v14:
## adpll_ctr
module adpll_ctr
   (
    input                     rst,
    input                     clk,
    input                     valid,
    input [5-1:0] address,
    input [26-1:0] wdata,
    input                     wstrb,
    output [1:0]              rdata,
    output reg                ready,
    input                     data_mod,  
    output                    dco_pd,
    output reg [1:0]          dco_osc_gain,
    output [4:0]              dco_c_l_rall,
    output [4:0]              dco_c_l_row,
    output [4:0]              dco_c_l_col,
    output [15:0]             dco_c_m_rall,
    output [15:0]             dco_c_m_row,
    output [15:0]             dco_c_m_col,
    output [15:0]             dco_c_s_rall,
    output [15:0]             dco_c_s_row,
    output [15:0]             dco_c_s_col,
    output                    tdc_pd,
    output                    tdc_pd_inj,
    output reg [2:0]          tdc_ctr_freq,
    input [6:0]               tdc_ripple_count,
    input [15:0]              tdc_phase
    );
For scale: about 6,300 cells after synthesis, roughly 180 I/O pins, about 43,000 um^2 of cells after synthesis.
clock: 24.1 ns
lec_check: 0
abc_area: 1
cap_margin: 20
core_margin: 2
core_utilization: 72
cts_cluster_diameter: 374
cts_cluster_size: 97
place_density: 0.43
slew_margin: 20
tns_end_percent: 10
run.sh (not shown) runs the stock make flow with config.mk's settings and CLKGATE_MAP_FILE=.
v14 never completed; the flow aborted with a tool error in global routing.
For v59, these inputs were changed with respect to v14:
Settings: removing PLACE_DENSITY (formerly 0.43); removing ABC_AREA (formerly 1); removing CTS_CLUSTER_DIAMETER (formerly 374); changing CORE_UTILIZATION from 72 to 58; removing CTS_CLUSTER_SIZE (formerly 97); removing TNS_END_PERCENT (formerly 10); changing the clock period (ns, I/O delays scaled along) from 24.1 to 32.3.
## What came out
The remaining runs in v14 and v59 completed every stage, whereas v14 halted early. No final results exist for v14, since it was stopped by error GRT-0232 during global routing. In v59 relative to v14, vertical die dimension had gone up by more than 10%. Changes observed in v59 relative to v14: synthesized area per cell +20%; synthesized area went up about 8%.
### v59 -> v49
Settings: changing the clock period (ns, I/O delays scaled along) from 32.3 to 21.8.
--- outcome ---
- v49 failed in global routing with ODB-0269.
- Compared v59 against v49; register share after synthesis within noise.
- There was hardly any difference in count of mapped cells out of synthesis between v49 and v59.
- Diff v59 -> v49: placer's final routability congestion estimate went up by 5.5%; number of instances in the placed design went up by 366; standard cell area after detailed placement went up by about 6%.
- Max cell resize tally after clock tree synthesis across v59 and v49: v49
Modified inputs, v47 compared to v49
Settings: changing CORE_UTILIZATION from 58 to 65; setting TNS_END_PERCENT to 5 for the first time; changing the clock period (ns, I/O delays scaled along) from 21.8 to 27.4.
==> results <==
- No final results exist for v47, since it was stopped by error GRT-0232 during global routing.
- Going from v49 to v47, post-place setup slack increased by 3.09 ns relative to the old numbers, die boundary width decreased by about 5.5% relative to the old numbers.
- From v49 to v47, synthesized chip area reported by yosys did not move at all.
- Reported for v47 and v49, buffer levels on the longest clock path turned out identical to the last digit.
- Against v49, buffers inserted during post-CTS setup optimization in v47 fell by more than half.

Starting RTL as in the previous note.
Settings: LEC_CHECK=0, ABC_AREA=1, CAP_MARGIN=5, CORE_MARGIN=2, CORE_UTILIZATION=72, CTS_CLUSTER_DIAMETER=374, CTS_CLUSTER_SIZE=97, PLACE_DENSITY=0.43, SLEW_MARGIN=20, TNS_END_PERCENT=10; clock period 21.5 ns.
The first run never finished: it broke off in 5_1_grt with GRT-0116.
Change:
==> flow/config.mk (replaced) <==
export PLATFORM = sky130hd
export DESIGN_NAME = adpll_ctr
export DESIGN_NICKNAME = adpll_ctr
export VERILOG_FILES = /design/flow/design.v
export SDC_FILE = /design/flow/constraint.sdc
export NUM_CORES = 4
export LEC_CHECK = 0
export CAP_MARGIN = 20
export CORE_MARGIN = 2
export CORE_UTILIZATION = 58
export PLACE_DENSITY = 0.6
export SLEW_MARGIN = 20
export TNS_END_PERCENT = 5
==> flow/constraint.sdc (replaced) <==
create_clock -name core_clock -period 31.1 [get_ports {clk}]
set_input_delay 6.2200 -clock core_clock [delete_from_list [all_inputs] [get_ports {clk}]]
set_output_delay 6.2200 -clock core_clock [all_outputs]
set_load 0.01 [all_outputs]
- The new run completed, yet does not pass: negative setup slack
- synthesized area went up by 7.6%
- synthesized cell count went down by 10%
- die size went up by 33%
Change:
--- a/flow/config.mk
+++ b/flow/config.mk
@@ -8,6 +8,6 @@
 export CAP_MARGIN = 20
 export CORE_MARGIN = 2
-export CORE_UTILIZATION = 58
+export CORE_UTILIZATION = 65
+export MAX_ROUTING_LAYER = met4
 export PLACE_DENSITY = 0.6
 export SLEW_MARGIN = 20
-export TNS_END_PERCENT = 5
==> flow/constraint.sdc (replaced) <==
create_clock -name core_clock -period 25.0 [get_ports {clk}]
set_input_delay 5.0000 -clock core_clock [delete_from_list [all_inputs] [get_ports {clk}]]
set_output_delay 5.0000 -clock core_clock [all_outputs]
set_load 0.01 [all_outputs]
The new run never finished: it broke off in 5_1_grt (GRT-0232).
Synthesized cell count stays the same.
Die area came out lower by 11%.
Synthesized area does not change.
Change:
--- a/flow/config.mk
+++ b/flow/config.mk
@@ -8,6 +8,5 @@
 export CAP_MARGIN = 20
 export CORE_MARGIN = 2
-export CORE_UTILIZATION = 65
-export MAX_ROUTING_LAYER = met4
+export CORE_UTILIZATION = 40
 export PLACE_DENSITY = 0.6
 export SLEW_MARGIN = 20
==> flow/constraint.sdc (replaced) <==
create_clock -name core_clock -period 39.3 [get_ports {clk}]
set_input_delay 7.8600 -clock core_clock [delete_from_list [all_inputs] [get_ports {clk}]]
set_output_delay 7.8600 -clock core_clock [all_outputs]
set_load 0.01 [all_outputs]
Outcome: This time the run produced a clean layout. Synthesized area is unchanged. Die size went up by 61%. Synthesized cell count does not change.

run 1:
Starting RTL as in the previous note.
Settings: LEC_CHECK=0, CAP_MARGIN=20, CORE_MARGIN=2, CORE_UTILIZATION=68, CTS_CLUSTER_DIAMETER=269, HOLD_SLACK_MARGIN=-0.08, MAX_ROUTING_LAYER=met4, PLACE_DENSITY=0.6, SETUP_SLACK_MARGIN=5.0, SLEW_MARGIN=20; clock period 36.6 ns.
## Diff of input files: run 2 against run 1
# run 1
export LEC_CHECK = 0
export CAP_MARGIN = 20
export CORE_MARGIN = 2
export CORE_UTILIZATION = 68
export CTS_CLUSTER_DIAMETER = 269
export HOLD_SLACK_MARGIN = -0.08
export MAX_ROUTING_LAYER = met4
export PLACE_DENSITY = 0.6
export SETUP_SLACK_MARGIN = 5.0
export SLEW_MARGIN = 20
create_clock -name core_clock -period 36.6 [get_ports {clk}]
# run 2
export LEC_CHECK = 0
export CAP_MARGIN = 20
export CORE_MARGIN = 2
export CORE_UTILIZATION = 40
export PLACE_DENSITY = 0.6
export SLEW_MARGIN = 20
create_clock -name core_clock -period 40.0 [get_ports {clk}]
--- outcome ---
Run 2 went all the way through synthesis, placement and routing and the layout is clean on timing, DRC and antenna.
Higher data required time at the worst endpoint goes to run 2 over run 1.
Looking at number of instances resized during post-cts repair, run 2 sits 319 below run 1.
Compared with run 1, number of standard cells in the layout, taps in and fillers out in run 2 increased by a few percent.
Of run 2 and run 1, the higher post-route cell area belongs to run 1.
Relative to run 2, the following input files were edited for run 3:
# run 2
export LEC_CHECK = 0
export CAP_MARGIN = 20
export CORE_MARGIN = 2
export CORE_UTILIZATION = 40
export PLACE_DENSITY = 0.6
export SLEW_MARGIN = 20
create_clock -name core_clock -period 40.0 [get_ports {clk}]
# run 3
export LEC_CHECK = 0
export CAP_MARGIN = 20
export CELL_PAD_IN_SITES_DETAIL_PLACEMENT = 1
export CORE_ASPECT_RATIO = 0.72
export CORE_MARGIN = 8
export CORE_UTILIZATION = 40
export CTS_CLUSTER_SIZE = 88
export HOLD_SLACK_MARGIN = 0.28
export MIN_ROUTING_LAYER = met1
export PLACE_DENSITY = 0.43
export SETUP_SLACK_MARGIN = 5.0
export SLEW_MARGIN = 20
create_clock -name core_clock -period 40.0 [get_ports {clk}]
==> results <==
- Run 2 ended up with met2 as its most used routing layer in global routing; run 3 ended up with met1.
- Compared with run 2, run 3 ends up with more cell area.
- Worst min-delay path category: flip-flop to flip-flop -> run 3, flip-flop to async pin -> run 2
- Slew at the pin with the worst max-slew slack in run 3 vs run 2: up 50 ps
- Run 3 reached the end of the flow, and the finished layout is clean on the timing, design-rule and antenna checks.
- After detailed routing, run 2 needs less wire than run 3.
- [compare] base=run 2 new=run 3: number of antenna violations at the first check in global routing +6; average wire per cell in the routed design now sits higher; die boundary height went down by about 11%.
- Diff run 2 -> run 3: effective utilization at floorplan did not really move; post-route minimum period went down.
What run 4 does differently from run 3 at the input level:
# run 3
export LEC_CHECK = 0
export CAP_MARGIN = 20
export CELL_PAD_IN_SITES_DETAIL_PLACEMENT = 1
export CORE_ASPECT_RATIO = 0.72
export CORE_MARGIN = 8
export CORE_UTILIZATION = 40
export CTS_CLUSTER_SIZE = 88
export HOLD_SLACK_MARGIN = 0.28
export MIN_ROUTING_LAYER = met1
export PLACE_DENSITY = 0.43
export SETUP_SLACK_MARGIN = 5.0
export SLEW_MARGIN = 20
create_clock -name core_clock -period 40.0 [get_ports {clk}]
# run 4
export LEC_CHECK = 0
export CAP_MARGIN = 20
export CORE_MARGIN = 2
export CORE_UTILIZATION = 10
export PLACE_DENSITY = 0.6
export SLEW_MARGIN = 20
create_clock -name core_clock -period 58.8 [get_ports {clk}]
## What came out
Run 4 vs. run 3: clock skew went down; worst setup slack after layout now larger.
Going from run 3 to run 4, via count of the first global-routing pass lower, layout-stage area growth over the synthesis result lower, number of nets at the end of the flow lower.
Diff run 3 -> run 4 | clock tree buffer count of the final layout | down by more than 10%
For run 4 and run 3, there was not a single run that failed to finish clean.
Going from run 3 to run 4, critical path depth shrinks by 6.
Wire: run 4 routes less than run 3

## main
Starting RTL as in the previous note.
clock: 29.6 ns
lec_check: 0
cap_margin: 20
core_margin: 2
core_utilization: 68
cts_cluster_diameter: 269
hold_slack_margin: -0.08
max_routing_layer: met4
place_density: 0.6
slew_margin: 20
tns_end_percent: 5
main is listed as incomplete: the tool reported an error in global routing (5_1_grt) and the run ended there.
Inputs modified between main and the feature branch:
diff --git a/flow/config.mk b/flow/config.mk
--- a/flow/config.mk
+++ b/flow/config.mk
@@ -9,8 +9,6 @@
 export CORE_MARGIN = 2
 export CORE_UTILIZATION = 68
-export CTS_CLUSTER_DIAMETER = 269
-export HOLD_SLACK_MARGIN = -0.08
 export MAX_ROUTING_LAYER = met4
 export PLACE_DENSITY = 0.6
+export SETUP_SLACK_MARGIN = 5.0
 export SLEW_MARGIN = 20
-export TNS_END_PERCENT = 5
==> flow/constraint.sdc <==
create_clock -name core_clock -period 40.0 [get_ports {clk}]
set_input_delay 8.0000 -clock core_clock [delete_from_list [all_inputs] [get_ports {clk}]]
set_output_delay 8.0000 -clock core_clock [all_outputs]
set_load 0.01 [all_outputs]
## What came out
Every stage of the flow completed for the feature branch, and the final layout passed the timing, design-rule and antenna checks.
Reported for main and the feature branch, area of the synthesized netlist per yosys stat turned out identical to the last digit.
Re post-CTS setup buffer count: main and the feature branch aren't equal, and the higher value belongs to the feature branch.
Re fraction of the mapped netlist area in simple logic gates: no difference whatsoever between main and the feature branch.
On final weighted congestion in routability-driven placement, the feature branch tracks main almost exactly.
Comparing the feature branch against main, there is no change at all in synthesized instance count.
On number of placed cells counting well taps: the feature branch sits below main.
Compared with main, in the feature branch synthesized-area fraction occupied by xor and xnor cells held steady; setup slack after placement grew by 2.62 ns.
